==> run a: inputs <==
==> flow/design.v <==
module gainBal (
    input  wire             clk,
    input  wire             rstn,
    input  wire             din_val,
    input  wire [255:0]     din,
    input  wire [63:0]      gain,
    input  wire [31:0]      bal,
    output reg              dout_val,
    output reg  [255:0]     dout
);
reg [7:0]  gain_mem[7:0];
reg [7:0]  bal_mem[3:0];
reg [15:0] mult[0:7];
reg [47:0] quot[0:7];
integer i, j, k, l;
always @* begin
    for (l=0; l<8; l=l+1) begin
        gain_mem[l]     = gain[8*l +: 8];
        if (l < 4)
            bal_mem[l]  = bal[8*l +: 8];
    end
end
always @(posedge clk or negedge rstn) begin
    if (!rstn) begin
        for (i=0; i<8; i=i+1) begin
            mult[i] <= 16'd0;
        end
    end
    else begin
        for (i=0; i<4; i=i+1) begin
            mult[2*i  ] <= {{8{gain_mem[2*i  ][7]}}, gain_mem[2*i  ]} * {{8{~bal_mem[i][7]}}, ~bal_mem[i]};
            mult[2*i+1] <= {{8{gain_mem[2*i+1][7]}}, gain_mem[2*i+1]} * {{8{ bal_mem[i][7]}},  bal_mem[i]};
        end
    end
end
always @(posedge clk or negedge rstn) begin
    if (!rstn) begin
        dout_val    <= 1'b0;
        for (j=0; j<8; j=j+1) begin
            quot[j] <= 48'd0;
        end
    end
    else begin
        dout_val    <= din_val;
        for (j=0; j<8; j=j+1) begin
            quot[j] <= {16'd0, din[32*j +:32]} * {{32{mult[j][15]}}, mult[j]};
        end
    end
end
always @* begin
    for (k=0; k<8; k=k+1) begin
        dout[32*k +:32] = quot[k][47:16];
    end
end
endmodule
==> flow/run.sh <==
#!/bin/bash
# the make line also repeats each setting of config.mk as NAME=value (left out here)
make -C /OpenROAD-flow-scripts/flow DESIGN_CONFIG=/design/flow/config.mk WORK_HOME=/design/flow/orfs CLKGATE_MAP_FILE= finish
==> flow/config.mk <==
export PLATFORM = sky130hd
export DESIGN_NAME = gainBal
export DESIGN_NICKNAME = gainBal
export VERILOG_FILES = /design/flow/design.v
export SDC_FILE = /design/flow/constraint.sdc
export NUM_CORES = 4
export LEC_CHECK = 0
export ABC_AREA = 0
export CAP_MARGIN = 5
export CELL_PAD_IN_SITES_GLOBAL_PLACEMENT = 0
export CORE_ASPECT_RATIO = 0.56
export CORE_MARGIN = 2
export CORE_UTILIZATION = 72
export CTS_CLUSTER_DIAMETER = 386
export CTS_CLUSTER_SIZE = 15
export GPL_ROUTABILITY_DRIVEN = 1
export HOLD_SLACK_MARGIN = 0.28
export PLACE_DENSITY_LB_ADDON = 0.01
export SETUP_SLACK_MARGIN = 0.58
export SLEW_MARGIN = 10
export TNS_END_PERCENT = 85
==> flow/constraint.sdc <==
create_clock -name core_clock -period 2.01 [get_ports {clk}]
set_input_delay 0.4020 -clock core_clock [delete_from_list [all_inputs] [get_ports {clk}]]
set_output_delay 0.4020 -clock core_clock [all_outputs]
set_load 0.01 [all_outputs]
==> inputs of run b, as changes to run a <==
==> flow/config.mk (replaced) <==
export PLATFORM = sky130hd
export DESIGN_NAME = gainBal
export DESIGN_NICKNAME = gainBal
export VERILOG_FILES = /design/flow/design.v
export SDC_FILE = /design/flow/constraint.sdc
export NUM_CORES = 4
export LEC_CHECK = 0
export CAP_MARGIN = 20
export CORE_MARGIN = 2
export CORE_UTILIZATION = 72
export CTS_CLUSTER_SIZE = 22
export SLEW_MARGIN = 20
==> flow/constraint.sdc (replaced) <==
create_clock -name core_clock -period 6.84 [get_ports {clk}]
set_input_delay 1.3680 -clock core_clock [delete_from_list [all_inputs] [get_ports {clk}]]
set_output_delay 1.3680 -clock core_clock [all_outputs]
set_load 0.01 [all_outputs]
==> inputs of run c, as changes to run a <==
==> flow/config.mk (replaced) <==
export PLATFORM = sky130hd
export DESIGN_NAME = gainBal
export DESIGN_NICKNAME = gainBal
export VERILOG_FILES = /design/flow/design.v
export SDC_FILE = /design/flow/constraint.sdc
export NUM_CORES = 4
export LEC_CHECK = 0
export ABC_AREA = 1
export CAP_MARGIN = 20
export CORE_ASPECT_RATIO = 0.72
export CORE_MARGIN = 2
export CORE_UTILIZATION = 72
export CTS_CLUSTER_DIAMETER = 376
export CTS_CLUSTER_SIZE = 100
export HOLD_SLACK_MARGIN = 0.3
export PLACE_DENSITY = 0.37
export SLEW_MARGIN = 20
export TNS_END_PERCENT = 10
==> flow/constraint.sdc (replaced) <==
create_clock -name core_clock -period 4.7 [get_ports {clk}]
set_input_delay 0.9400 -clock core_clock [delete_from_list [all_inputs] [get_ports {clk}]]
set_output_delay 0.9400 -clock core_clock [all_outputs]
set_load 0.01 [all_outputs]
==> notes <==
In synthesized cell count, run b and run a do not differ. In run a the final cell count is higher than in run b, by 3.8%. In die size, run b and run a hardly differ. Against run a, the non-clock buffer count of run b is lower by 790. Of run b and run a, run a has the higher routed wire length (gap about 14%, measured against run a). In sequential cell count, run a and run b do not differ. Of run b and run a, run a has the higher via count (gap about 6%, measured against run a). Run c never finished: it broke off in global routing (5_1_grt), error GRT-0232. Run b ran to the end with violations: negative setup slack. Run a ran to the end with violations: negative setup slack.
